**flow/design.v**
```verilog
module controller (
    input logic clk,
    input logic reset,
    output logic load_sreg,
    output logic transmit_pixel,
    output logic [5:0] pixel,
    output logic [4:0] frame
);
    localparam TRANSMIT_FRAME       = 1'b0;
    localparam IDLE                 = 1'b1;
    localparam [2:0] READ_CH_VALS   = 3'b001;
    localparam [2:0] LOAD_SREG      = 3'b010;
    localparam [2:0] TRANSMIT_PIXEL = 3'b100;
    localparam [8:0] TRANSMIT_CYCLES    = 9'd360;        
    localparam [22:0] IDLE_CYCLES       = 23'd2400;
    logic state;
    logic next_state;
    logic [2:0] transmit_phase;
    logic [2:0] next_transmit_phase;
    logic [5:0] pixel_counter;
    logic [4:0] frame_counter;
    logic [8:0] transmit_counter;
    logic [22:0] idle_counter;
    logic transmit_pixel_done;
    logic idle_done;
    assign transmit_pixel_done = (transmit_counter == TRANSMIT_CYCLES - 1);
    assign idle_done = (idle_counter == IDLE_CYCLES - 1);
    always_ff @(posedge clk) begin
        if (reset) begin
            state <= TRANSMIT_FRAME;
            transmit_phase <= READ_CH_VALS;
        end
        else begin
            state <= next_state;
            transmit_phase <= next_transmit_phase;
        end
    end
    always_comb begin
        next_state = state;
        case (state)
            TRANSMIT_FRAME:
                if ((pixel_counter == 6'd63) && (transmit_pixel_done))
                    next_state = IDLE;
                else
                    next_state = TRANSMIT_FRAME;
            IDLE:
                if (idle_done)
                    next_state = TRANSMIT_FRAME;
                else
                    next_state = IDLE;
        endcase
    end
    always_comb begin
        next_transmit_phase = READ_CH_VALS;
        if (state == TRANSMIT_FRAME) begin
            case (transmit_phase)
                READ_CH_VALS:
                    next_transmit_phase = LOAD_SREG;
                LOAD_SREG:
                    next_transmit_phase = TRANSMIT_PIXEL;
                TRANSMIT_PIXEL:
                    next_transmit_phase = transmit_pixel_done ? READ_CH_VALS : TRANSMIT_PIXEL;
                default: ;
            endcase
        end
    end
    always_ff @(posedge clk) begin
        if (reset) begin
            pixel_counter <= 6'd0;
        end
        else if ((state == TRANSMIT_FRAME) && transmit_pixel_done) begin
            pixel_counter <= pixel_counter + 1;
        end
    end
    always_ff @(posedge clk) begin
        if (reset) begin
            frame_counter <= 5'd0;
        end
        else if (idle_done) begin
            frame_counter <= frame_counter + 1;
        end
    end
    always_ff @(posedge clk) begin
        if (reset) begin
            transmit_counter <= 9'd0;
        end
        else if (transmit_phase == TRANSMIT_PIXEL) begin
            transmit_counter <= transmit_counter + 1;
        end
        else begin
            transmit_counter <= 9'd0;
        end
    end
    always_ff @(posedge clk) begin
        if (reset) begin
            idle_counter <= 23'd0;
        end
        else if (state == IDLE) begin
            idle_counter <= idle_counter + 1;
        end
        else begin
            idle_counter <= 23'd0;
        end
    end
    assign pixel = pixel_counter;
    assign frame = frame_counter;
    assign load_sreg = (transmit_phase == LOAD_SREG);
    assign transmit_pixel = (transmit_phase == TRANSMIT_PIXEL);
endmodule
module ws2812b(
    input logic clk,
    input logic reset,
    input logic serial_in,
    input logic transmit,
    output logic ws2812b_out,
    output logic shift
);
    localparam IDLE = 1'b0;
    localparam TRANSMITTING = 1'b1;
    localparam T0_CYCLE_COUNT = 4'd5;
    localparam T1_CYCLE_COUNT = 4'd10;
    localparam MAX_CYCLE_COUNT = 4'd15;
    logic state;
    logic [3:0] cycle_count;
    logic bit_being_sent;
    always_ff @(posedge clk) begin
        if (reset) begin
            state <= IDLE;
            cycle_count <= 4'd0;
            bit_being_sent <= 1'b0;
        end
        else begin
            case (state)
                IDLE:
                    if (transmit == 1'b1) begin
                        state <= TRANSMITTING;
                        cycle_count <= 4'd0;
                        bit_being_sent <= serial_in;
                    end
                TRANSMITTING:
                    if (transmit == 1'b0) begin
                        state <= IDLE;
                    end
                    else if (cycle_count == MAX_CYCLE_COUNT - 1) begin
                        cycle_count <= 4'd0;
                        bit_being_sent <= serial_in;
                    end
                    else begin
                        cycle_count <= cycle_count + 1;
                    end
                default:
                    state <= IDLE;
            endcase
        end
    end
    always_comb begin
        if (state == TRANSMITTING)
            if (bit_being_sent == 1'b0)
                ws2812b_out = (cycle_count < T0_CYCLE_COUNT);
            else
                ws2812b_out = (cycle_count < T1_CYCLE_COUNT);
        else
            ws2812b_out = 1'b0;
    end
    assign shift = (state == TRANSMITTING) && (cycle_count == 4'd0);
endmodule
module rules (
    input logic clk,
    input logic reset,
    input logic step,            
    input logic [127:0] initial_pattern,
    output logic [127:0] grid    
);
    logic [127:0] next_grid;
    always_ff @(posedge clk) begin
        if (reset) begin
            grid <= initial_pattern;
        end
        else if (step) begin
            grid <= next_grid;
        end
    end
    function automatic int neighbors(input int row, input int col, input logic [127:0] g);
        int living;
        int r, c, nr, nc, idx;
        living = 0;
            for (nr = -1; nr <= 1; nr++) begin  
                for (nc = -1; nc <= 1; nc++) begin  
                    if (!(nr == 0 && nc == 0)) begin  
                        r = (row + nr + 8) % 8;  
                        c = (col + nc + 8) % 8;  
                        idx = r * 8 + c;  
                        if (g[2*idx +: 2] == 2'b11) living++;  
                    end
                end
            end
        neighbors =  living;  
    endfunction
generate;
    genvar ir, ic;
    for (ir=0; ir<8; ir++) begin  
        for (ic=0; ic<8; ic++) begin  
            localparam int index = ir * 8 + ic;  
            int living_neighbors;
            always_comb begin
                living_neighbors = neighbors(ir, ic, grid); 
                if (grid[2*index +: 2] == 2'b11) begin  
                    if (living_neighbors == 2 || living_neighbors==3) begin
                        next_grid[2*index +: 2] = 2'b11;
                    end
                    else begin
                        next_grid[2*index +: 2] = 2'b01;
                    end
                end
                else if (grid[2*index +: 2] == 2'b01) begin  
                    if (living_neighbors == 3) begin
                        next_grid[2*index +: 2] = 2'b11;
                    end
                    else begin
                        next_grid[2*index +: 2] = 2'b10;
                    end
                end
                else if (grid[2*index +: 2] == 2'b10) begin  
                    if (living_neighbors == 3) begin
                        next_grid[2*index +: 2] = 2'b11;
                    end
                    else begin
                        next_grid[2*index +: 2] = 2'b00;
                    end
                end
                else  begin  
                    if (living_neighbors == 3) begin
                        next_grid[2*index +: 2] = 2'b11;
                    end
                    else begin
                        next_grid[2*index +: 2] = 2'b00;
                    end
                end
            end
        end
    end
endgenerate
endmodule
module top(
    input logic         clk,
    input logic         SW,          
    input logic [63:0]  pattern,     
    output logic        _48b         
);
    logic [127:0] grid;
    logic [127:0] initial_pattern;
    logic step_game;
    logic reset;
    logic [23:0] shift_reg;
    logic shift;
    logic ws2812b_out;
    logic [5:0] pixel;
    logic load_sreg;
    logic transmit_pixel;
    logic [4:0] frame;
    logic [4:0] last_frame;
    localparam [23:0] OFF     = 24'h000000;
    localparam [23:0] RED     = 24'h00FF00;
    localparam [23:0] GREEN   = 24'hFF0000;
    localparam [23:0] BLUE    = 24'h0000FF;
    genvar gi;
    generate
        for (gi = 0; gi < 64; gi++) begin : g_init
            assign initial_pattern[2*gi +: 2] = pattern[gi] ? 2'b11 : 2'b00;
        end
    endgenerate
    assign reset = ~SW;
    rules u3 (
        .clk(clk),
        .reset(reset),
        .step(step_game),
        .initial_pattern(initial_pattern),
        .grid(grid)  
    );
    ws2812b u4 (
        .clk            (clk),
        .reset          (reset),
        .serial_in      (shift_reg[23]),
        .transmit       (transmit_pixel),
        .ws2812b_out    (ws2812b_out),
        .shift          (shift)
    );
    controller u5 (
        .clk            (clk),
        .reset          (reset),
        .load_sreg      (load_sreg),
        .transmit_pixel (transmit_pixel),
        .pixel          (pixel),
        .frame          (frame)
    );
    always_ff @(posedge clk) begin
        if (reset)
            last_frame <= 5'd0;
        else
            last_frame <= frame;
    end
    assign step_game = (frame != last_frame);  
    always_ff @(posedge clk) begin
        if (reset) begin
            shift_reg <= OFF;
        end
        else if (load_sreg) begin
            if (grid[2*pixel +: 2] == 2'b11) begin  
                shift_reg <= GREEN;
            end
            else if (grid[2*pixel +: 2] == 2'b01) begin  
                shift_reg <= BLUE;
            end
            else if (grid[2*pixel +: 2] == 2'b10) begin  
                shift_reg <= RED;
            end
            else begin  
                shift_reg <= OFF;
            end
        end
        else if (shift) begin
            shift_reg <= { shift_reg[22:0], 1'b0 };
        end
    end
    assign _48b = ws2812b_out;
endmodule
```
**flow/run.sh**
```bash
#!/bin/bash
# the make line also repeats each setting of config.mk as NAME=value (left out here)
make -C /OpenROAD-flow-scripts/flow DESIGN_CONFIG=/design/flow/config.mk WORK_HOME=/design/flow/orfs CLKGATE_MAP_FILE= finish
```
**flow/config.mk**
```make
export PLATFORM = sky130hd
export DESIGN_NAME = top
export DESIGN_NICKNAME = top
export VERILOG_FILES = /design/flow/design.v
export SDC_FILE = /design/flow/constraint.sdc
export NUM_CORES = 4
export LEC_CHECK = 0
export ABC_AREA = 0
export CAP_MARGIN = 20
export CORE_ASPECT_RATIO = 1.12
export CORE_MARGIN = 2
export CORE_UTILIZATION = 71
export CTS_CLUSTER_DIAMETER = 357
export CTS_CLUSTER_SIZE = 34
export GPL_TIMING_DRIVEN = 1
export PLACE_DENSITY_LB_ADDON = 0.27
export SLEW_MARGIN = 20
export TNS_END_PERCENT = 30
```
**flow/constraint.sdc**
```tcl
create_clock -name core_clock -period 4.73 [get_ports {clk}]
set_input_delay 0.9460 -clock core_clock [delete_from_list [all_inputs] [get_ports {clk}]]
set_output_delay 0.9460 -clock core_clock [all_outputs]
set_load 0.01 [all_outputs]
```
==> flow.log, run 1 <==
[metrics] run summary
INFO  metric synth-async-reset-ratio = 0%
INFO  metric die_w = 234 um
INFO  metric flop_cell = edfxtp_1
INFO  metric stop_stage = global routing
INFO  metric rows = 94
INFO  metric tritoncts.num_buffers = 10
INFO  metric register_bit_total_from_synthesis = 210
INFO  metric top_level_ports = 67
INFO  metric clkSinkCount = 210
INFO  metric cts_root_buffer = clkbuf_16
INFO  metric netlist.top_cell.by_area = ha_1
INFO  metric netlist_area = 0.0420 mm2
INFO  metric fp_util = 71.6%
INFO  metric synth_xor_xnor_area_share = 21.2%
INFO  metric dp_wirelength = 107 mm
INFO  metric top_cells_by_instance_count_after_synthesis = nand2_1, xnor2_1, ha_1
INFO  metric synth_warnings = 4
INFO  metric yosys.cell_count.top_type = nand2_1
INFO  metric toolErrorMsg = [ERROR GRT-0232] Routing congestion too high. Check the congestion heatmap in the GUI.
INFO  metric netlist-cell-type-count = 100
INFO  metric synth.mux.area_fraction = 5.39%
INFO  metric netlist.area_leader.share = 11.6%
INFO  metric yosys.area_share.aoi = 18.9%
INFO  metric yosys-top-cells-area = ha_1, xnor2_1, edfxtp_1
INFO  metric netlist_instances = 5300
INFO  metric cts-hold-fix-buffers = 0
INFO  metric routabilityCongestion = 0.997
INFO  metric clock_tree.htree_level_count = 1
INFO  metric groute.usage.overall = 81.5%
INFO  metric overflow = 159
INFO  metric core_area = 0.0586 mm2
INFO  metric synth-cells-yosys = 5300
INFO  metric synth_simple_gate_area_share = 23.5%
INFO  metric synth_chip_area = 0.0420 mm2
INFO  metric die_area = 0.0611 mm2
INFO  metric status = did not finish
INFO  metric ys_sh_adder = 11.6%
INFO  metric synth-edff-count = 128
INFO  metric die-height = 261 um
INFO  metric port_buffers = 66
INFO  metric synth.logic.top_family = simple AND/OR/NAND/NOR gates
INFO  metric synth.net_count = 5754
INFO  metric max-clock-path-buffers = 3
INFO  metric seq_area_frac_synth = 13.1%
INFO  metric synth_area_per_cell = 7.92 um2
[stage by stage]
stage	hold slack [ns]	setup TNS (ns)	area, um2	std cells	setup WS, ns
after floorplan	0.406	-54.88	42000	5300	-1.10
after global placement	0.409	-0.498	47300	6455	-0.146
after detailed placement	0.434	-10.11	47300	6455	-0.403
after CTS	0.460	-0.688	49300	6554	-0.0637
[per-layer routing]
| metal | track usage [%] | overflow |
|---|---|---|
| met1 | 81.0 | 5 |
| met2 | 93.8 | 79 |
| met3 | 72.4 | 7 |
| met4 | 78.9 | 65 |
| met5 | 47.9 | 3 |
[repair_timing]
action,4_1_cts
pin swaps,120
setup buffers,83
endpoints found under the setup margin,104
gates resized,279
==> run 2, diff against run 1 <==
- ABC_AREA: 0 -> not set
- CORE_ASPECT_RATIO: 1.12 -> not set
- CORE_UTILIZATION: 71 -> 24
- CTS_CLUSTER_DIAMETER: 357 -> not set
- CTS_CLUSTER_SIZE: 34 -> not set
- GPL_TIMING_DRIVEN: 1 -> not set
- PLACE_DENSITY_LB_ADDON: 0.27 -> not set
- TNS_END_PERCENT: 30 -> not set
- clock period: 4.73 -> 11.5 ns (I/O delays scaled with it)
==> flow.log, run 2 <==
[flow] summary of implementation run
INFO  metric die-height = 422 um
INFO  metric min_delay_worst_endpoint = u5.transmit_phase[2]
INFO  metric vias_in_the_first_global_route = 39140
INFO  metric synth-async-reset-ratio = 0%
INFO  metric insertedDiodeCount = 0
INFO  metric cts.clk_slew.worst_paths = 0.06 ns
INFO  metric grt_start_max_net_pins = 61
INFO  metric max_freq = 0.160 GHz
INFO  metric slowest_delay = 0.73 ns
INFO  metric register_bit_total_from_synthesis = 210
INFO  metric ys_sh_adder = 11.6%
INFO  metric yosys.cell_count.top_type = nand2_1
INFO  metric worst-path-max-fanout = 20
INFO  metric dp_wirelength = 110 mm
INFO  metric totalWireLength = 150 mm
INFO  metric fp_util = 24.1%
INFO  metric tritoncts = built
INFO  metric postCtsSetupRepairBufs = 0
INFO  metric regToRegSetupSlack = 5.27 ns
INFO  metric endpoint = u3.grid[72]
INFO  metric relSlewSlack = 30.2%
INFO  metric rows = 153
INFO  metric synth.net_count = 5754
INFO  metric core_area = 0.174 mm2
INFO  metric netlist_area = 0.0420 mm2
INFO  metric nets_finish = 5611
INFO  metric final-setup-viol-count = 0
INFO  metric tritoncts.num_buffers = 31
INFO  metric min_delay_path_depth = 1
INFO  metric hold_path_startpoint = u5.transmit_phase[0]
INFO  metric synth.mux.area_fraction = 5.39%
INFO  metric max-clock-path-buffers = 3
INFO  metric die_w = 422 um
INFO  metric worst_path_cell_chain = and2_1 -> buf_4 -> inv_1 -> ha_1 -> xnor2_1 -> ha_1 -> mux2_2 -> ha_1 -> mux2_2 -> ha_1 -> nor2_1 -> nor2_1 -> ha_1 -> nand2_1 -> o21ai_0 -> a31o_2 -> ha_1 -> nand2_1 -> and3_1 -> a2111oi_0 -> o211ai_1 -> o32ai_1 -> a21o_1
INFO  metric ant_nets = 0
INFO  metric netlist-cell-type-count = 100
INFO  metric synth_xor_xnor_area_share = 21.2%
INFO  metric die_area = 0.178 mm2
INFO  metric setup.worst_path.end_class = flop
INFO  metric overflow = 0
INFO  metric synth_warnings = 4
INFO  metric fin_skew = 0.0453 ns
INFO  metric drtIter0Drc = 3883
INFO  metric cts_root_buffer = clkbuf_16
INFO  metric status = no timing/DRC/antenna violations
INFO  metric synth_simple_gate_area_share = 23.5%
INFO  metric layout-area-overhead-vs-synth = 9.73%
INFO  metric top_level_ports = 67
INFO  metric timing_hold_violations_final = 0
INFO  metric final_core_utilization = 26.5%
INFO  metric maxCapViolCount = 0
INFO  metric log.warning_count = 26
INFO  metric seq_area_frac_synth = 13.1%
INFO  metric grt_antenna_before_repair = 7
INFO  metric worst-path-stages = 23
INFO  metric synth_chip_area = 0.0420 mm2
INFO  metric crit_path_launch_type = flop
INFO  metric netlist_instances = 5300
INFO  metric yosys-top-cells-area = ha_1, xnor2_1, edfxtp_1
INFO  metric timing.rr.end = u3.grid[72]
INFO  metric setup_repair_after_global_routing_missed_its_margin = no
INFO  metric drcViolationCount = 0
INFO  metric synth_area_per_cell = 7.92 um2
INFO  metric firstDrtPassIters = 6
INFO  metric cts-resized-gates = 0
INFO  metric critical_path_arrival = 6.74 ns
INFO  metric netlist.area_leader.share = 11.6%
INFO  metric layout_worst_path_cycle_share = 54.2%
INFO  metric flop_cell = edfxtp_1
INFO  metric cp_common_cell = ha_1
INFO  metric yosys.area_share.aoi = 18.9%
INFO  metric grt_first_pass_wirelength = 229 mm
INFO  metric synth-edff-count = 128
INFO  metric port_buffers = 66
INFO  metric worst_ep_required_time = 12.01 ns
INFO  metric cp_buf_inv_count = 2
INFO  metric synth.logic.top_family = simple AND/OR/NAND/NOR gates
INFO  metric cpMaxStageDelayCell = inv_1
INFO  metric timing_max_transition_violations_final = 0
INFO  metric min_path_type = reg -> reg
INFO  metric fin_crit = 6.23 ns
INFO  metric worstSetupPathType = reg -> reg
INFO  metric routabilityCongestion = 0.900
INFO  metric critical_path.top_delay_family = adder cells
INFO  metric reg2reg_depth = 23
INFO  metric clkSinkCount = 210
INFO  metric crit-reg2reg-launch = u3.grid[57]
INFO  metric netlist.top_cell.by_area = ha_1
INFO  metric clkLatencyLatePin = 0.64 ns
INFO  metric avgRoutedWirePerCell = 20.0 um
INFO  metric top_cells_by_instance_count_after_synthesis = nand2_1, xnor2_1, ha_1
INFO  metric setup.worst_path.start = u3.grid[57]
INFO  metric groute.usage.overall = 16.0%
INFO  metric viasPerCell = 5.46
INFO  metric timing.setup.tns = 0 ns
INFO  metric synth-cells-yosys = 5300
INFO  metric clock_tree.htree_level_count = 1
INFO  metric route.vias.total = 40950
INFO  metric transition_time_at_the_pin_with_the_least_slew_margin = 1.05 ns
INFO  metric cts-hold-fix-buffers = 0
==> run 2: per-stage QoR <==
stage	hold slack [ns]	setup WS [ns]	instance area, um2	instances
2_1_floorplan	0.406	3.79	42000	5300
3_3_place_gp	0.413	5.46	44900	7449
3_5_place_dp	0.425	5.38	44900	7449
4_1_cts	0.443	5.38	46000	7506
5_1_grt	0.467	4.79	46000	7506
6_report	0.443	5.27	46000	7506
==> run 2: layout make-up <==
| cell class | instances | area [um2] |
|---|---|---|
| Clock inverter | 13 | 114 |
| Clock buffer | 44 | 991 |
| Sequential cell | 210 | 5490 |
| Fill cell | 18779 | 128000 |
| Inverter | 320 | 1210 |
| Multi-Input combinational cell | 4419 | 33900 |
| Timing Repair Buffer | 175 | 1480 |
| Tap cell | 2325 | 2910 |
==> run 2: per-layer routing <==
layer	track usage, %	share of wire (%)	up-vias
li1	-	-	19162
met1	20.8	42	19783
met2	26.9	46	1678
met5	0	0.033	-
met3	1.89	7.3	319
met4	6.55	4.5	8
==> run 3, diff against run 2 <==
- ABC_AREA: not set -> 1
- CAP_MARGIN: 20 -> 15
- CORE_ASPECT_RATIO: not set -> 0.92
- CORE_UTILIZATION: 24 -> 72
- CTS_CLUSTER_SIZE: not set -> 34
- GPL_TIMING_DRIVEN: not set -> 1
- PLACE_DENSITY_LB_ADDON: not set -> 0.27
- SETUP_SLACK_MARGIN: not set -> 0.68
- TNS_END_PERCENT: not set -> 30
- clock period: 11.5 -> 2.69 ns (I/O delays scaled with it)
==> flow.log, run 3 <==
[metrics] run summary
INFO  metric status = did not finish
INFO  metric stop_stage = clock tree synthesis
INFO  metric toolErrorMsg = [ERROR DPL-0038] Utilization greater than 100%, impossible to legalize
INFO  metric netlist-cell-type-count = 59
INFO  metric routabilityCongestion = 1.00
INFO  metric synth_area_per_cell = 5.46 um2
INFO  metric synth_chip_area = 0.0418 mm2
INFO  metric synth-edff-count = 128
INFO  metric die_area = 0.0600 mm2
INFO  metric yosys.area_share.aoi = 8.81%
INFO  metric yosys-top-cells-area = nand2_1, ha_1, inv_1
INFO  metric synth.mux.area_fraction = 0%
INFO  metric synth.net_count = 8111
INFO  metric synth-async-reset-ratio = 0%
INFO  metric top_level_ports = 67
INFO  metric numPlacedInstances = 9674
INFO  metric port_buffers = 66
INFO  metric synth_simple_gate_area_share = 50.1%
INFO  metric top_cells_by_instance_count_after_synthesis = nand2_1, inv_1, nand3_1
INFO  metric fp_util = 73.0%
INFO  metric rows = 84
INFO  metric flop_cell = edfxtp_1
INFO  metric synth_warnings = 4
INFO  metric yosys.cell_count.top_type = nand2_1
INFO  metric place_ws = -2.14 ns
INFO  metric synth.logic.top_family = simple AND/OR/NAND/NOR gates
INFO  metric register_bit_total_from_synthesis = 210
INFO  metric netlist.top_cell.by_area = nand2_1
INFO  metric die_w = 255 um
INFO  metric synth-cells-yosys = 7657
INFO  metric netlist_area = 0.0418 mm2
INFO  metric core_area = 0.0573 mm2
INFO  metric netlist.area_leader.share = 27.1%
INFO  metric synth_xor_xnor_area_share = 3.13%
INFO  metric seq_area_frac_synth = 13.1%
INFO  metric die-height = 235 um
INFO  metric dp_wirelength = 144 mm
INFO  metric ys_sh_adder = 11.6%
INFO  metric netlist_instances = 7657
-- run 3: through the flow --
step | utilization, % | area (um2)
floorplan | - | 43400
global placement | 94.2 | 54000
detailed placement | 94.2 | 54000
==> run 4, diff against run 3 <==
- ABC_AREA: 1 -> 0
- CAP_MARGIN: 15 -> 5
- CELL_PAD_IN_SITES_DETAIL_PLACEMENT: not set -> 1
- CELL_PAD_IN_SITES_GLOBAL_PLACEMENT: not set -> 1
- CORE_ASPECT_RATIO: 0.92 -> 1.59
- CORE_UTILIZATION: 72 -> 40
- CTS_CLUSTER_DIAMETER: not set -> 129
- CTS_CLUSTER_SIZE: 34 -> 24
- GPL_TIMING_DRIVEN: 1 -> 0
- HOLD_SLACK_MARGIN: not set -> -0.01
- MAX_ROUTING_LAYER: not set -> met5
- PLACE_DENSITY_LB_ADDON: 0.27 -> not set
- SETUP_SLACK_MARGIN: 0.68 -> not set
- TNS_END_PERCENT: 30 -> 85
- clock period: 2.69 -> 10.0 ns (I/O delays scaled with it)
==> flow.log, run 4 <==
[flow] summary of implementation run
INFO  metric status = no timing/DRC/antenna violations
INFO  metric netlist.area_leader.share = 11.6%
INFO  metric setup.worst_path.start = u3.grid[124]
INFO  metric min_delay_worst_endpoint = u5.transmit_counter[0]
INFO  metric area.combinational = 0.0339 mm2
INFO  metric grt_first_pass_wirelength = 309 mm
INFO  metric fin_crit = 8.19 ns
INFO  metric avgRoutedWirePerCell = 32.2 um
INFO  metric yosys.cell_count.top_type = nand2_1
INFO  metric die-height = 412 um
INFO  metric cts-resized-gates = 0
INFO  metric groute.usage.overall = 39.7%
INFO  metric maxCapViolCount = 0
INFO  metric drcViolationCount = 0
INFO  metric worst_ep_required_time = 10.33 ns
INFO  metric cts.clk_slew.worst_paths = 0.10 ns
INFO  metric clkLatencyLatePin = 0.63 ns
INFO  metric yosys.area_share.aoi = 18.9%
INFO  metric routabilityCongestion = 0.973
INFO  metric min_path_type = reg -> reg
INFO  metric drtIter0Drc = 3395
INFO  metric max_freq = 0.122 GHz
INFO  metric firstDrtPassIters = 6
INFO  metric setup_repair_after_global_routing_missed_its_margin = no
INFO  metric netlist_instances = 5300
INFO  metric layout_worst_path_cycle_share = 81.9%
INFO  metric timing.rr.end = u3.grid[15]
INFO  metric netlist-cell-type-count = 100
INFO  metric ant_nets = 0
INFO  metric synth.logic.top_family = simple AND/OR/NAND/NOR gates
INFO  metric synth.net_count = 5754
INFO  metric clkSinkCount = 210
INFO  metric setup.worst_path.end_class = flop
INFO  metric transition_time_at_the_pin_with_the_least_slew_margin = 1.28 ns
INFO  metric core_area = 0.104 mm2
INFO  metric netlist_area = 0.0420 mm2
INFO  metric timing_hold_violations_final = 0
INFO  metric worst-path-max-fanout = 10
INFO  metric route.vias.total = 44498
INFO  metric cp_common_cell = ha_1
INFO  metric log.warning_count = 28
INFO  metric synth-cells-yosys = 5300
INFO  metric tritoncts.num_buffers = 16
INFO  metric crit-reg2reg-launch = u3.grid[124]
INFO  metric postPlaceCellArea = 0.0450 mm2
INFO  metric critical_path_arrival = 8.51 ns
INFO  metric synth_warnings = 4
INFO  metric netlist.top_cell.by_area = ha_1
INFO  metric viasPerCell = 6.56
INFO  metric seq_area_frac_synth = 13.1%
INFO  metric cp_buf_inv_count = 6
INFO  metric footprint_of_the_flip_flops_and_latches = 0.00549 mm2
INFO  metric finalWorstSetupSlack = 1.81 ns
INFO  metric layout-area-overhead-vs-synth = 8.55%
INFO  metric grt_start_max_net_pins = 36
INFO  metric fillers = 12698
INFO  metric regToRegSetupSlack = 1.81 ns
INFO  metric hold_path_startpoint = u5.transmit_counter[0]
INFO  metric dp_wirelength = 170 mm
INFO  metric cts-hold-fix-buffers = 0
INFO  metric yosys-top-cells-area = ha_1, xnor2_1, edfxtp_1
INFO  metric overflow = 0
INFO  metric relSlewSlack = 14.6%
INFO  metric final-setup-viol-count = 0
INFO  metric grt_antenna_before_repair = 19
INFO  metric tritoncts = built
INFO  metric register_bit_total_from_synthesis = 210
INFO  metric postCtsSetupRepairBufs = 0
INFO  metric synth_xor_xnor_area_share = 21.2%
INFO  metric ys_sh_adder = 11.6%
INFO  metric top_cells_by_instance_count_after_synthesis = nand2_1, xnor2_1, ha_1
INFO  metric synth-edff-count = 128
INFO  metric fp_util = 40.4%
INFO  metric totalWireLength = 218 mm
INFO  metric max-clock-path-buffers = 3
INFO  metric port_buffers = 66
INFO  metric endpoint = u3.grid[15]
INFO  metric timing_max_transition_violations_final = 0
INFO  metric fin_skew = 0.0591 ns
INFO  metric synth_simple_gate_area_share = 23.5%
INFO  metric finish.instance_area = 0.0456 mm2
INFO  metric synth_chip_area = 0.0420 mm2
INFO  metric reg2reg_depth = 29
INFO  metric critical_path.top_delay_family = buffers and inverters
INFO  metric synth-async-reset-ratio = 0%
INFO  metric cts_root_buffer = clkbuf_16
INFO  metric flop_cell = edfxtp_1
INFO  metric synth.mux.area_fraction = 5.39%
INFO  metric synth_area_per_cell = 7.92 um2
INFO  metric vias_in_the_first_global_route = 44856
INFO  metric worstSetupPathType = reg -> reg
INFO  metric cpMaxStageDelayCell = buf_1
INFO  metric rows = 149
INFO  metric die_area = 0.108 mm2
INFO  metric crit_path_launch_type = flop
INFO  metric clock_tree.htree_level_count = 1
INFO  metric nets_finish = 5863
INFO  metric worst-path-stages = 29
INFO  metric top_level_ports = 67
INFO  metric place_ws = 2.00 ns
INFO  metric die_w = 261 um
INFO  metric min_delay_path_depth = 1
INFO  metric slowest_delay = 0.81 ns
==> run 4: final cells by class <==
type / count / share of cell area [%]
antenna: 8 / 0.0439
buffer: 351 / 3.24
clock buffer: 19 / 0.950
clock inverter: 9 / 0.264
inverter: 320 / 2.65
multi-input combinational: 4419 / 74.3
sequential: 210 / 12.0
tap: 1359 / 3.73
timing repair buffer: 91 / 2.76
==> run 4: layer usage <==
metal  vias to the layer above  GRT usage, %  wire length (um)
li1                      19653             -                 -
met1                     22254          43.0             78300
met2                      1859          67.8            103000
met3                       726          5.78             14200
met4                         6          33.9             22500
met5                         -             0                42
==> run 4: through the flow <==
step / util, % / setup TNS (ns) / hold slack [ns] / instances
floorplan: - / 0 / 0.406 / 5300
global placement: 42.7 / -964.23 / 0.427 / 6725
detailed placement: 43.3 / 0 / 0.429 / 6750
CTS: 43.8 / 0 / 0.465 / 6778
global route: 43.9 / 0 / 0.470 / 6780
finish: 43.9 / 0 / 0.459 / 6786
==> run 5, diff against run 4 <==
- ABC_AREA: 0 -> 1
- CAP_MARGIN: 5 -> 20
- CELL_PAD_IN_SITES_DETAIL_PLACEMENT: 1 -> not set
- CELL_PAD_IN_SITES_GLOBAL_PLACEMENT: 1 -> not set
- CORE_ASPECT_RATIO: 1.59 -> not set
- CORE_UTILIZATION: 40 -> 72
- CTS_CLUSTER_DIAMETER: 129 -> 400
- CTS_CLUSTER_SIZE: 24 -> 98
- GPL_TIMING_DRIVEN: 0 -> not set
- HOLD_SLACK_MARGIN: -0.01 -> not set
- MAX_ROUTING_LAYER: met5 -> not set
- PLACE_DENSITY: not set -> 0.41
- SETUP_SLACK_MARGIN: not set -> 0.73
- TNS_END_PERCENT: 85 -> not set
- clock period: 10.0 -> 4.92 ns (I/O delays scaled with it)
==> flow.log, run 5 <==
[metrics] run summary
INFO  metric status = did not finish
INFO  metric stop_stage = global routing
INFO  metric toolErrorMsg = [ERROR GRT-0232] Routing congestion too high. Check the congestion heatmap in the GUI.
INFO  metric groute.usage.overall = 87.9%
INFO  metric die-height = 245 um
INFO  metric cts_root_buffer = clkbuf_16
INFO  metric cts-hold-fix-buffers = 0
INFO  metric flop_cell = edfxtp_1
INFO  metric routabilityCongestion = 0.956
INFO  metric numPlacedInstances = 8381
INFO  metric synth_chip_area = 0.0418 mm2
INFO  metric netlist_instances = 7657
INFO  metric clock_tree.htree_level_count = 1
INFO  metric die_area = 0.0600 mm2
INFO  metric synth-edff-count = 128
INFO  metric yosys-top-cells-area = nand2_1, ha_1, inv_1
INFO  metric netlist.top_cell.by_area = nand2_1
INFO  metric max-clock-path-buffers = 3
INFO  metric synth-cells-yosys = 7657
INFO  metric synth_warnings = 4
INFO  metric top_cells_by_instance_count_after_synthesis = nand2_1, inv_1, nand3_1
INFO  metric yosys.area_share.aoi = 8.81%
INFO  metric synth.net_count = 8111
INFO  metric netlist_area = 0.0418 mm2
INFO  metric netlist.area_leader.share = 27.1%
INFO  metric netlist-cell-type-count = 59
INFO  metric clkSinkCount = 210
INFO  metric tritoncts.num_buffers = 6
INFO  metric core_area = 0.0576 mm2
INFO  metric dp_wirelength = 95.4 mm
INFO  metric rows = 88
INFO  metric port_buffers = 66
INFO  metric ys_sh_adder = 11.6%
INFO  metric synth_simple_gate_area_share = 50.1%
INFO  metric register_bit_total_from_synthesis = 210
INFO  metric overflow = 837
INFO  metric fp_util = 72.6%
INFO  metric synth.mux.area_fraction = 0%
INFO  metric die_w = 245 um
INFO  metric synth_area_per_cell = 5.46 um2
INFO  metric synth-async-reset-ratio = 0%
INFO  metric yosys.cell_count.top_type = nand2_1
INFO  metric seq_area_frac_synth = 13.1%
INFO  metric synth.logic.top_family = simple AND/OR/NAND/NOR gates
INFO  metric top_level_ports = 67
INFO  metric synth_xor_xnor_area_share = 3.13%
-- run 5: routing by layer --
layer | global-route usage (%) | GRT overflow
met5 | 66.4 | 6
met1 | 86.2 | 82
met4 | 85.6 | 217
met3 | 78.7 | 70
met2 | 100 | 462
-- run 5: what timing repair did --
action / in CTS
buffers inserted: 342
gates resized: 330
pin swaps: 292
endpoints found under the setup margin: 128
-- run 5: per-stage QoR --
step | setup WS, ns | hold WS (ns) | util (%) | instance area, um2
after global placement | 0.382 | 0.400 | 77.4 | 44600
after detailed placement | 0.280 | 0.413 | 77.4 | 44600
after CTS | 0.394 | 0.441 | 84.7 | 48800
after floorplan | 0.507 | 0.394 | - | 43700
==> run 6, diff against run 5 <==
- ABC_AREA: 1 -> not set
- CORE_UTILIZATION: 72 -> 71
- CTS_CLUSTER_DIAMETER: 400 -> 29
- CTS_CLUSTER_SIZE: 98 -> 54
- PLACE_DENSITY: 0.41 -> not set
- SETUP_SLACK_MARGIN: 0.73 -> 2.26
- clock period: 4.92 -> 10.0 ns (I/O delays scaled with it)
==> flow.log, run 6 <==
[flow] summary of implementation run
INFO  metric grt_antenna_before_repair = 2
INFO  metric netlist_area = 0.0420 mm2
INFO  metric firstDrtPassIters = 9
INFO  metric nets_finish = 5648
INFO  metric flop_cell = edfxtp_1
INFO  metric max-clock-path-buffers = 3
INFO  metric relSlewSlack = 27.5%
INFO  metric layout_worst_path_cycle_share = 66.6%
INFO  metric synth.mux.area_fraction = 5.39%
INFO  metric synth_warnings = 4
INFO  metric grt_start_max_net_pins = 101
INFO  metric synth.logic.top_family = simple AND/OR/NAND/NOR gates
INFO  metric postCtsSetupRepairBufs = 0
INFO  metric reg2reg_depth = 25
INFO  metric tritoncts = built
INFO  metric die-height = 247 um
INFO  metric yosys.cell_count.top_type = nand2_1
INFO  metric rows = 89
INFO  metric cpMaxStageDelayCell = and2_1
INFO  metric worst_ep_required_time = 10.35 ns
INFO  metric footprint_of_the_flip_flops_and_latches = 0.00549 mm2
INFO  metric cp_buf_inv_count = 2
INFO  metric min_delay_path_depth = 1
INFO  metric worst-path-max-fanout = 16
INFO  metric vias_in_the_first_global_route = 39622
INFO  metric routabilityCongestion = 0.975
INFO  metric synth-edff-count = 128
INFO  metric status = no timing/DRC/antenna violations
INFO  metric cts-hold-fix-buffers = 0
INFO  metric hold_path_startpoint = u5.transmit_phase[0]
INFO  metric drtIter0Drc = 4434
INFO  metric numPlacedInstances = 5892
INFO  metric crit-reg2reg-launch = u3.grid[126]
INFO  metric clock_tree.htree_level_count = 3
INFO  metric layout-area-overhead-vs-synth = 8.26%
INFO  metric netlist.area_leader.share = 11.6%
INFO  metric setup.worst_path.start = u3.grid[126]
INFO  metric top_cells_by_instance_count_after_synthesis = nand2_1, xnor2_1, ha_1
INFO  metric viasPerCell = 7.00
INFO  metric avgRoutedWirePerCell = 23.0 um
INFO  metric fp_util = 71.5%
INFO  metric regToRegSetupSlack = 3.34 ns
INFO  metric synth.net_count = 5754
INFO  metric min_path_type = reg -> reg
INFO  metric place_ws = 3.53 ns
INFO  metric ant_nets = 0
INFO  metric timing_hold_violations_final = 0
INFO  metric setup.worst_path.end_class = flop
INFO  metric worst-path-stages = 25
INFO  metric fin_crit = 6.66 ns
INFO  metric dp_wirelength = 97.0 mm
INFO  metric route.vias.total = 42129
INFO  metric grt_first_pass_wirelength = 213 mm
INFO  metric top_level_ports = 67
INFO  metric fin_skew = 0.0574 ns
INFO  metric insertedDiodeCount = 0
INFO  metric tritoncts.num_buffers = 72
INFO  metric cp_common_cell = ha_1
INFO  metric groute.usage.overall = 44.2%
INFO  metric seq_area_frac_synth = 13.1%
INFO  metric synth-cells-yosys = 5300
INFO  metric endpoint = u3.grid[15]
INFO  metric setup_repair_after_global_routing_missed_its_margin = no
INFO  metric cts.clk_slew.worst_paths = 0.05 ns
INFO  metric log.warning_count = 30
INFO  metric ys_sh_adder = 11.6%
INFO  metric netlist.top_cell.by_area = ha_1
INFO  metric final_core_utilization = 77.4%
INFO  metric totalWireLength = 138 mm
INFO  metric yosys-top-cells-area = ha_1, xnor2_1, edfxtp_1
INFO  metric register_bit_total_from_synthesis = 210
INFO  metric timing.setup.tns = 0 ns
INFO  metric area.combinational = 0.0339 mm2
INFO  metric timing_max_transition_violations_final = 0
INFO  metric cts_root_buffer = clkbuf_16
INFO  metric synth_simple_gate_area_share = 23.5%
INFO  metric timing.hold.ws = 0.436 ns
INFO  metric crit_path_launch_type = flop
INFO  metric timing.rr.end = u3.grid[15]
INFO  metric max_freq = 0.150 GHz
INFO  metric maxCapViolCount = 0
INFO  metric core_area = 0.0587 mm2
INFO  metric synth_chip_area = 0.0420 mm2
INFO  metric synth-async-reset-ratio = 0%
INFO  metric drcViolationCount = 0
INFO  metric fillers = 4414
INFO  metric stdcell_count = 6020
INFO  metric die_area = 0.0611 mm2
INFO  metric clkLatencyLatePin = 0.65 ns
INFO  metric yosys.area_share.aoi = 18.9%
INFO  metric worstSetupPathType = reg -> reg
INFO  metric critical_path_arrival = 7.01 ns
INFO  metric synth_xor_xnor_area_share = 21.2%
INFO  metric critical_path.top_delay_family = adder cells
INFO  metric synth_area_per_cell = 7.92 um2
INFO  metric transition_time_at_the_pin_with_the_least_slew_margin = 1.09 ns
INFO  metric cts-resized-gates = 0
INFO  metric die_w = 247 um
INFO  metric min_delay_worst_endpoint = u5.transmit_phase[2]
INFO  metric netlist-cell-type-count = 100
INFO  metric overflow = 0
INFO  metric final-setup-viol-count = 0
INFO  metric clkSinkCount = 210
INFO  metric netlist_instances = 5300
INFO  metric finalWorstSetupSlack = 3.34 ns
INFO  metric port_buffers = 66
INFO  metric slowest_delay = 0.63 ns
run 6: per-layer routing:
metal / GRT usage (%) / vias to the layer above / routed length, um
met2: 69.2 / 2667 / 59600
met1: 55.3 / 19535 / 51700
li1: - / 19289 / -
met3: 10.5 / 636 / 18200
met4: 26.0 / 2 / 8950
met5: 0 / - / 11
run 6: area by class of cell:
class,instances,share of cell area [%]
Clock buffer,84,4.22
Timing Repair Buffer,171,3.25
Inverter,320,2.66
Sequential cell,210,12.1
Clock inverter,43,1.15
Tap cell,773,2.13
Multi-Input combinational cell,4419,74.5
run 6: metrics by stage:
stage	cell area [um2]
6_report	45400
5_1_grt	45400
4_1_cts	45400
3_5_place_dp	43000
3_3_place_gp	43000
2_1_floorplan	42000
==> run 7, diff against run 6 <==
- CAP_MARGIN: 20 -> 0
- CORE_UTILIZATION: 71 -> 72
- CTS_CLUSTER_DIAMETER: 29 -> not set
- CTS_CLUSTER_SIZE: 54 -> 90
- PLACE_DENSITY: not set -> 0.66
- SETUP_SLACK_MARGIN: 2.26 -> 1.39
- clock period: 10.0 -> 4.83 ns (I/O delays scaled with it)
==> flow.log, run 7 <==
[metrics] run summary
INFO  metric synth-async-reset-ratio = 0%
INFO  metric synth_warnings = 4
INFO  metric netlist.top_cell.by_area = ha_1
INFO  metric synth.logic.top_family = simple AND/OR/NAND/NOR gates
INFO  metric die_w = 245 um
INFO  metric synth.net_count = 5754
INFO  metric top_cells_by_instance_count_after_synthesis = nand2_1, xnor2_1, ha_1
INFO  metric stop_stage = global routing
INFO  metric fp_util = 72.7%
INFO  metric tritoncts.num_buffers = 29
INFO  metric flop_cell = edfxtp_1
INFO  metric rows = 88
INFO  metric register_bit_total_from_synthesis = 210
INFO  metric max-clock-path-buffers = 3
INFO  metric dp_wirelength = 108 mm
INFO  metric die-height = 245 um
INFO  metric cts_root_buffer = clkbuf_16
INFO  metric ys_sh_adder = 11.6%
INFO  metric yosys.cell_count.top_type = nand2_1
INFO  metric seq_area_frac_synth = 13.1%
INFO  metric synth.mux.area_fraction = 5.39%
INFO  metric core_area = 0.0577 mm2
INFO  metric clkSinkCount = 210
INFO  metric yosys-top-cells-area = ha_1, xnor2_1, edfxtp_1
INFO  metric routabilityCongestion = 1.01
INFO  metric synth_xor_xnor_area_share = 21.2%
INFO  metric synth_simple_gate_area_share = 23.5%
INFO  metric cts-hold-fix-buffers = 0
INFO  metric port_buffers = 66
INFO  metric netlist-cell-type-count = 100
INFO  metric toolErrorMsg = [ERROR DPL-0038] Utilization greater than 100%, impossible to legalize
INFO  metric die_area = 0.0602 mm2
INFO  metric synth_area_per_cell = 7.92 um2
INFO  metric yosys.area_share.aoi = 18.9%
INFO  metric netlist_instances = 5300
INFO  metric synth_chip_area = 0.0420 mm2
INFO  metric netlist.area_leader.share = 11.6%
INFO  metric numPlacedInstances = 6135
INFO  metric synth-edff-count = 128
INFO  metric clock_tree.htree_level_count = 1
INFO  metric netlist_area = 0.0420 mm2
INFO  metric synth-cells-yosys = 5300
INFO  metric top_level_ports = 67
INFO  metric status = did not finish
[run 7: stage by stage]
stage | instance area (um2) | setup WS [ns]
3_3_place_gp | 48500 | 0.110
2_1_floorplan | 47600 | -0.126
4_1_cts | 52400 | -0.0406
3_5_place_dp | 48500 | -0.193
[run 7: repair_timing]
action                     4_1_cts
setup buffers                  188
setup endpoints to repair      152
pin swaps                      279
gates resized                  344
==> run 8, diff against run 7 <==
- CAP_MARGIN: 0 -> 20
- CTS_CLUSTER_SIZE: 90 -> not set
- PLACE_DENSITY: 0.66 -> 0.67
- SETUP_SLACK_MARGIN: 1.39 -> 1.56
- clock period: 4.83 -> 6.32 ns (I/O delays scaled with it)
==> flow.log, run 8 <==
[metrics] run summary
INFO  metric netlist.top_cell.by_area = ha_1
INFO  metric core_area = 0.0577 mm2
INFO  metric synth.mux.area_fraction = 5.39%
INFO  metric tritoncts.num_buffers = 29
INFO  metric place_ws = 0.823 ns
INFO  metric status = did not finish
INFO  metric stop_stage = global routing
INFO  metric flop_cell = edfxtp_1
INFO  metric synth.net_count = 5754
INFO  metric top_level_ports = 67
INFO  metric die_w = 245 um
INFO  metric groute.usage.overall = 105%
INFO  metric synth_simple_gate_area_share = 23.5%
INFO  metric dp_wirelength = 100 mm
INFO  metric max-clock-path-buffers = 3
INFO  metric toolErrorMsg = [ERROR GRT-0232] Routing congestion too high. Check the congestion heatmap in the GUI.
INFO  metric synth_xor_xnor_area_share = 21.2%
INFO  metric clkSinkCount = 210
INFO  metric numPlacedInstances = 5946
INFO  metric netlist.area_leader.share = 11.6%
INFO  metric register_bit_total_from_synthesis = 210
INFO  metric netlist_area = 0.0420 mm2
INFO  metric yosys.area_share.aoi = 18.9%
INFO  metric synth.logic.top_family = simple AND/OR/NAND/NOR gates
INFO  metric die-height = 245 um
INFO  metric top_cells_by_instance_count_after_synthesis = nand2_1, xnor2_1, ha_1
INFO  metric synth-async-reset-ratio = 0%
INFO  metric seq_area_frac_synth = 13.1%
INFO  metric synth_warnings = 4
INFO  metric routabilityCongestion = 1.00
INFO  metric yosys-top-cells-area = ha_1, xnor2_1, edfxtp_1
INFO  metric rows = 88
INFO  metric overflow = 4871
INFO  metric yosys.cell_count.top_type = nand2_1
INFO  metric die_area = 0.0602 mm2
INFO  metric synth-edff-count = 128
INFO  metric cts_root_buffer = clkbuf_16
INFO  metric netlist_instances = 5300
INFO  metric synth_area_per_cell = 7.92 um2
INFO  metric clock_tree.htree_level_count = 1
INFO  metric ys_sh_adder = 11.6%
INFO  metric netlist-cell-type-count = 100
INFO  metric postPlaceCellArea = 0.0445 mm2
INFO  metric synth-cells-yosys = 5300
INFO  metric synth_chip_area = 0.0420 mm2
INFO  metric fp_util = 72.7%
INFO  metric port_buffers = 66
-- run 8: through the flow --
| stage | util, % |
|---|---|
| after floorplan | - |
| after global placement | 77.2 |
| after detailed placement | 77.2 |
| after CTS | 85.6 |
-- run 8: what timing repair did --
action | CTS
gates cloned | 19
endpoints found under the setup margin | 128
hold buffers | 0
setup buffers | 266
pin swaps | 140
endpoints found under the hold margin | 0
gates resized | 413
-- run 8: per-layer routing --
layer  GRT overflow  track usage [%]
met5             24             71.5
met4           1060              116
met3            213             88.5
met2           3403              128
met1            171             93.8
==> run 9, diff against run 8 <==
- PLACE_DENSITY: 0.67 -> not set
- PLACE_DENSITY_LB_ADDON: not set -> 0.2
- clock period: 6.32 -> 5.75 ns (I/O delays scaled with it)
==> flow.log, run 9 <==
[metrics] run summary
INFO  metric netlist_instances = 5300
INFO  metric seq_area_frac_synth = 13.1%
INFO  metric status = did not finish
INFO  metric synth.logic.top_family = simple AND/OR/NAND/NOR gates
INFO  metric tritoncts.num_buffers = 29
INFO  metric register_bit_total_from_synthesis = 210
INFO  metric overflow = 813
INFO  metric core_area = 0.0577 mm2
INFO  metric netlist.top_cell.by_area = ha_1
INFO  metric clock_tree.htree_level_count = 1
INFO  metric yosys-top-cells-area = ha_1, xnor2_1, edfxtp_1
INFO  metric netlist_area = 0.0420 mm2
INFO  metric die-height = 245 um
INFO  metric synth_area_per_cell = 7.92 um2
INFO  metric synth_chip_area = 0.0420 mm2
INFO  metric synth.mux.area_fraction = 5.39%
INFO  metric synth.net_count = 5754
INFO  metric max-clock-path-buffers = 3
INFO  metric synth-async-reset-ratio = 0%
INFO  metric synth-edff-count = 128
INFO  metric die_w = 245 um
INFO  metric flop_cell = edfxtp_1
INFO  metric synth_xor_xnor_area_share = 21.2%
INFO  metric synth-cells-yosys = 5300
INFO  metric clkSinkCount = 210
INFO  metric die_area = 0.0602 mm2
INFO  metric toolErrorMsg = [ERROR GRT-0116] Global routing finished with congestion. Check the congestion regions in the DRC Viewer.
INFO  metric yosys.area_share.aoi = 18.9%
INFO  metric routabilityCongestion = 0.992
INFO  metric stop_stage = global routing
INFO  metric fp_util = 72.7%
INFO  metric rows = 88
INFO  metric synth_simple_gate_area_share = 23.5%
INFO  metric top_level_ports = 67
INFO  metric port_buffers = 66
INFO  metric postPlaceCellArea = 0.0449 mm2
INFO  metric groute.usage.overall = 91.0%
INFO  metric synth_warnings = 4
INFO  metric numPlacedInstances = 5992
INFO  metric netlist-cell-type-count = 100
INFO  metric ys_sh_adder = 11.6%
INFO  metric top_cells_by_instance_count_after_synthesis = nand2_1, xnor2_1, ha_1
INFO  metric netlist.area_leader.share = 11.6%
INFO  metric dp_wirelength = 99.0 mm
INFO  metric yosys.cell_count.top_type = nand2_1
INFO  metric cts_root_buffer = clkbuf_16
==> run 9: metrics by stage <==
stage	setup slack (ns)	util (%)
after CTS	0.880	96.0
after floorplan	0.789	-
after global placement	0.550	77.9
after detailed placement	0.412	77.9
==> run 9: metal layers <==
| layer | overflow | global-route usage (%) |
|---|---|---|
| met1 | 29 | 88.8 |
| met2 | 405 | 101 |
| met3 | 63 | 83.2 |
| met4 | 302 | 94.1 |
| met5 | 14 | 64.6 |
==> run 9: timing repair <==
action,4_1_cts
buffers inserted,573
endpoints found under the hold margin,0
hold buffers,0
gates cloned,13
pin swaps,524
setup endpoints to repair,128
gates resized,1077
==> run 10, diff against run 9 <==
- ABC_AREA: not set -> 1
- CTS_CLUSTER_DIAMETER: not set -> 400
- CTS_CLUSTER_SIZE: not set -> 98
- PLACE_DENSITY_LB_ADDON: 0.2 -> not set
- SETUP_SLACK_MARGIN: 1.56 -> 1.67
- TNS_END_PERCENT: not set -> 5
- clock period: 5.75 -> 5.76 ns (I/O delays scaled with it)
==> flow.log, run 10 <==
[metrics] run summary
INFO  metric status = did not finish
INFO  metric stop_stage = global routing
INFO  metric toolErrorMsg = [ERROR GRT-0232] Routing congestion too high. Check the congestion heatmap in the GUI.
INFO  metric die-height = 245 um
INFO  metric port_buffers = 66
INFO  metric synth.net_count = 8111
INFO  metric core_area = 0.0576 mm2
INFO  metric synth_area_per_cell = 5.46 um2
INFO  metric clock_tree.htree_level_count = 1
INFO  metric synth-cells-yosys = 7657
INFO  metric die_w = 245 um
INFO  metric top_cells_by_instance_count_after_synthesis = nand2_1, inv_1, nand3_1
INFO  metric netlist.top_cell.by_area = nand2_1
INFO  metric netlist.area_leader.share = 27.1%
INFO  metric rows = 88
INFO  metric netlist_instances = 7657
INFO  metric groute.usage.overall = 87.3%
INFO  metric netlist-cell-type-count = 59
INFO  metric synth_xor_xnor_area_share = 3.13%
INFO  metric clkSinkCount = 210
INFO  metric netlist_area = 0.0418 mm2
INFO  metric overflow = 1110
INFO  metric synth_warnings = 4
INFO  metric synth.logic.top_family = simple AND/OR/NAND/NOR gates
INFO  metric synth-async-reset-ratio = 0%
INFO  metric dp_wirelength = 94.6 mm
INFO  metric yosys.cell_count.top_type = nand2_1
INFO  metric top_level_ports = 67
INFO  metric synth.mux.area_fraction = 0%
INFO  metric routabilityCongestion = 0.979
INFO  metric synth-edff-count = 128
INFO  metric synth_simple_gate_area_share = 50.1%
INFO  metric cts_root_buffer = clkbuf_16
INFO  metric place_ws = 0.773 ns
INFO  metric yosys-top-cells-area = nand2_1, ha_1, inv_1
INFO  metric seq_area_frac_synth = 13.1%
INFO  metric tritoncts.num_buffers = 6
INFO  metric fp_util = 72.6%
INFO  metric max-clock-path-buffers = 3
INFO  metric register_bit_total_from_synthesis = 210
INFO  metric yosys.area_share.aoi = 8.81%
INFO  metric synth_chip_area = 0.0418 mm2
INFO  metric flop_cell = edfxtp_1
INFO  metric ys_sh_adder = 11.6%
INFO  metric die_area = 0.0600 mm2
[run 10: timing repair]
item,CTS
hold buffers,0
gates resized,660
pin swaps,446
endpoints found under the hold margin,0
setup endpoints to repair,128
cloned,18
buffers inserted,613
[run 10: layer usage]
metal	GRT overflow	track usage [%]
met5	15	64.3
met1	66	85.6
met3	65	75.9
met2	636	101
met4	328	86.9
[run 10: metrics by stage]
step                utilization, %  cells  cell area (um2)
CTS                           88.7   8983            51100
detailed placement            75.0   8344            43200
global placement              75.0   8344            43200
floorplan                        -   7657            42300
==> run 11, diff against run 10 <==
- ABC_AREA: 1 -> 0
- CAP_MARGIN: 20 -> 35
- CELL_PAD_IN_SITES_DETAIL_PLACEMENT: not set -> 1
- CELL_PAD_IN_SITES_GLOBAL_PLACEMENT: not set -> 3
- CORE_ASPECT_RATIO: not set -> 0.82
- CORE_MARGIN: 2 -> 7
- CORE_UTILIZATION: 72 -> 48
- CTS_CLUSTER_DIAMETER: 400 -> 184
- CTS_CLUSTER_SIZE: 98 -> not set
- MIN_ROUTING_LAYER: not set -> met2
- PLACE_DENSITY: not set -> 0.38
- SETUP_SLACK_MARGIN: 1.67 -> 0.71
- TNS_END_PERCENT: 5 -> not set
- clock period: 5.76 -> 4.4 ns (I/O delays scaled with it)
==> flow.log, run 11 <==
[metrics] run summary
INFO  metric status = did not finish
INFO  metric stop_stage = global placement without I/O
INFO  metric toolErrorMsg = [ERROR GPL-0301] Utilization 113.200 % exceeds 100%.
INFO  metric synth-async-reset-ratio = 0%
INFO  metric core_area = 0.0869 mm2
INFO  metric synth-cells-yosys = 5300
INFO  metric synth_xor_xnor_area_share = 21.2%
INFO  metric synth_area_per_cell = 7.92 um2
INFO  metric die_w = 341 um
INFO  metric yosys.area_share.aoi = 18.9%
INFO  metric netlist_area = 0.0420 mm2
INFO  metric synth_chip_area = 0.0420 mm2
INFO  metric netlist-cell-type-count = 100
INFO  metric netlist_instances = 5300
INFO  metric yosys.cell_count.top_type = nand2_1
INFO  metric rows = 98
INFO  metric netlist.top_cell.by_area = ha_1
INFO  metric ys_sh_adder = 11.6%
INFO  metric synth_simple_gate_area_share = 23.5%
INFO  metric fp_util = 48.3%
INFO  metric top_cells_by_instance_count_after_synthesis = nand2_1, xnor2_1, ha_1
INFO  metric die-height = 282 um
INFO  metric synth_warnings = 4
INFO  metric flop_cell = edfxtp_1
INFO  metric register_bit_total_from_synthesis = 210
INFO  metric yosys-top-cells-area = ha_1, xnor2_1, edfxtp_1
INFO  metric seq_area_frac_synth = 13.1%
INFO  metric netlist.area_leader.share = 11.6%
INFO  metric synth.net_count = 5754
INFO  metric synth.logic.top_family = simple AND/OR/NAND/NOR gates
INFO  metric die_area = 0.0959 mm2
INFO  metric synth.mux.area_fraction = 5.39%
INFO  metric synth-edff-count = 128
==> run 12, diff against run 11 <==
- CAP_MARGIN: 35 -> 10
- CELL_PAD_IN_SITES_GLOBAL_PLACEMENT: 3 -> 2
- CORE_ASPECT_RATIO: 0.82 -> 1.12
- CORE_MARGIN: 7 -> 3
- CORE_UTILIZATION: 48 -> 39
- CTS_CLUSTER_DIAMETER: 184 -> not set
- CTS_CLUSTER_SIZE: not set -> 75
- GPL_ROUTABILITY_DRIVEN: not set -> 0
- GPL_TIMING_DRIVEN: not set -> 1
- PLACE_DENSITY: 0.38 -> 0.72
- SETUP_SLACK_MARGIN: 0.71 -> 1.57
- TNS_END_PERCENT: not set -> 95
- clock period: 4.4 -> 9.63 ns (I/O delays scaled with it)
==> flow.log, run 12 <==
[flow] summary of implementation run
INFO  metric cts_root_buffer = clkbuf_16
INFO  metric worstSetupPathType = reg -> reg
INFO  metric cts-resized-gates = 0
INFO  metric fp_util = 39.6%
INFO  metric timing_max_transition_violations_final = 0
INFO  metric synth_warnings = 4
INFO  metric min_path_type = reg -> reg
INFO  metric synth-edff-count = 128
INFO  metric timing_hold_violations_final = 0
INFO  metric nets_finish = 5635
INFO  metric rows = 126
INFO  metric clock_tree.htree_level_count = 2
INFO  metric timing.setup.tns = 0 ns
INFO  metric synth.logic.top_family = simple AND/OR/NAND/NOR gates
INFO  metric die-height = 353 um
INFO  metric yosys-top-cells-area = ha_1, xnor2_1, edfxtp_1
INFO  metric tritoncts.num_buffers = 35
INFO  metric synth_simple_gate_area_share = 23.5%
INFO  metric route.vias.total = 56287
INFO  metric vias_in_the_first_global_route = 61584
INFO  metric tritoncts = built
INFO  metric crit_path_launch_type = flop
INFO  metric crit-reg2reg-launch = u3.grid[126]
INFO  metric flop_cell = edfxtp_1
INFO  metric final-setup-viol-count = 0
INFO  metric cts.clk_slew.worst_paths = 0.06 ns
INFO  metric reg2reg_depth = 25
INFO  metric top_level_ports = 67
INFO  metric cpMaxStageDelayCell = and2_1
INFO  metric yosys.cell_count.top_type = nand2_1
INFO  metric maxCapViolCount = 0
INFO  metric totalWireLength = 173 mm
INFO  metric endpoint = u3.grid[15]
INFO  metric numPlacedInstances = 6552
INFO  metric viasPerCell = 8.51
INFO  metric top_cells_by_instance_count_after_synthesis = nand2_1, xnor2_1, ha_1
INFO  metric ant_nets = 0
INFO  metric stdcell_count = 6615
INFO  metric port_buffers = 66
INFO  metric min_delay_path_depth = 1
INFO  metric cp_buf_inv_count = 2
INFO  metric fin_skew = 0.0381 ns
INFO  metric max_freq = 0.148 GHz
INFO  metric clkLatencyLatePin = 0.66 ns
INFO  metric dp_wirelength = 122 mm
INFO  metric netlist.top_cell.by_area = ha_1
INFO  metric setup_repair_after_global_routing_missed_its_margin = no
INFO  metric fin_crit = 6.76 ns
INFO  metric synth_area_per_cell = 7.92 um2
INFO  metric postCtsSetupRepairBufs = 0
INFO  metric seq_area_frac_synth = 13.1%
INFO  metric overflow = 0
INFO  metric layout_worst_path_cycle_share = 70.2%
INFO  metric fillers = 12771
INFO  metric drtIter0Drc = 9754
INFO  metric synth_xor_xnor_area_share = 21.2%
INFO  metric netlist_area = 0.0420 mm2
INFO  metric grt_start_max_net_pins = 96
INFO  metric critical_path.top_delay_family = adder cells
INFO  metric transition_time_at_the_pin_with_the_least_slew_margin = 1.09 ns
INFO  metric avgRoutedWirePerCell = 26.2 um
INFO  metric critical_path_arrival = 7.16 ns
INFO  metric synth-cells-yosys = 5300
INFO  metric place_ws = 3.06 ns
INFO  metric ys_sh_adder = 11.6%
INFO  metric register_bit_total_from_synthesis = 210
INFO  metric clkSinkCount = 210
INFO  metric worst_ep_required_time = 10.03 ns
INFO  metric netlist_instances = 5300
INFO  metric synth_chip_area = 0.0420 mm2
INFO  metric timing.rr.end = u3.grid[15]
INFO  metric synth-async-reset-ratio = 0%
INFO  metric synth.mux.area_fraction = 5.39%
INFO  metric slowest_delay = 0.73 ns
INFO  metric worst-path-stages = 25
INFO  metric die_w = 316 um
INFO  metric netlist.area_leader.share = 11.6%
INFO  metric grt_first_pass_wirelength = 259 mm
INFO  metric worst-path-max-fanout = 16
INFO  metric firstDrtPassIters = 11
INFO  metric grt_antenna_before_repair = 0
INFO  metric die_area = 0.112 mm2
INFO  metric status = no timing/DRC/antenna violations
INFO  metric finalWorstSetupSlack = 2.87 ns
INFO  metric max-clock-path-buffers = 3
INFO  metric core_area = 0.106 mm2
INFO  metric cts-hold-fix-buffers = 0
INFO  metric hold_path_startpoint = u5.transmit_phase[0]
INFO  metric layout-area-overhead-vs-synth = 7.50%
INFO  metric relSlewSlack = 27.1%
INFO  metric yosys.area_share.aoi = 18.9%
INFO  metric cp_common_cell = ha_1
INFO  metric groute.usage.overall = 45.2%
INFO  metric netlist-cell-type-count = 100
INFO  metric log.warning_count = 27
INFO  metric setup.worst_path.start = u3.grid[126]
INFO  metric synth.net_count = 5754
INFO  metric drcViolationCount = 0
INFO  metric setup.worst_path.end_class = flop
INFO  metric min_delay_worst_endpoint = u5.transmit_phase[2]
INFO  metric regToRegSetupSlack = 2.87 ns
## run 12: cell type report
type                    instances  area (um2)  share of cell area, %
clock inverters                13         149                  0.330
diodes                          3        7.51                 0.0166
flip-flops and latches        210        5490                   12.2
multi-input cells            4419       33900                   75.0
repair buffers                195        1650                   3.65
inverters                     320        1210                   2.68
well taps                    1408        1760                   3.91
clock buffers                  47         993                   2.20
## run 12: metal layers
| metal | vias up | wire (um) | GRT usage (%) |
|---|---|---|---|
| met5 | - | 1870 | 19.2 |
| met4 | 71 | 17100 | 8.97 |
| met3 | 1715 | 71100 | 60.7 |
| met2 | 16377 | 83200 | 53.4 |
| met1 | 19089 | 0 | - |
| li1 | 19035 | - | - |
## run 12: metrics by stage
step / instance area [um2] / hold slack, ns / util [%]
after floorplan: 42000 / 0.406 / -
after global placement: 44000 / 0.415 / 41.4
after detailed placement: 44000 / 0.431 / 41.4
after CTS: 45100 / 0.452 / 42.5
after global routing: 45100 / 0.462 / 42.5
final: 45100 / 0.444 / 42.5
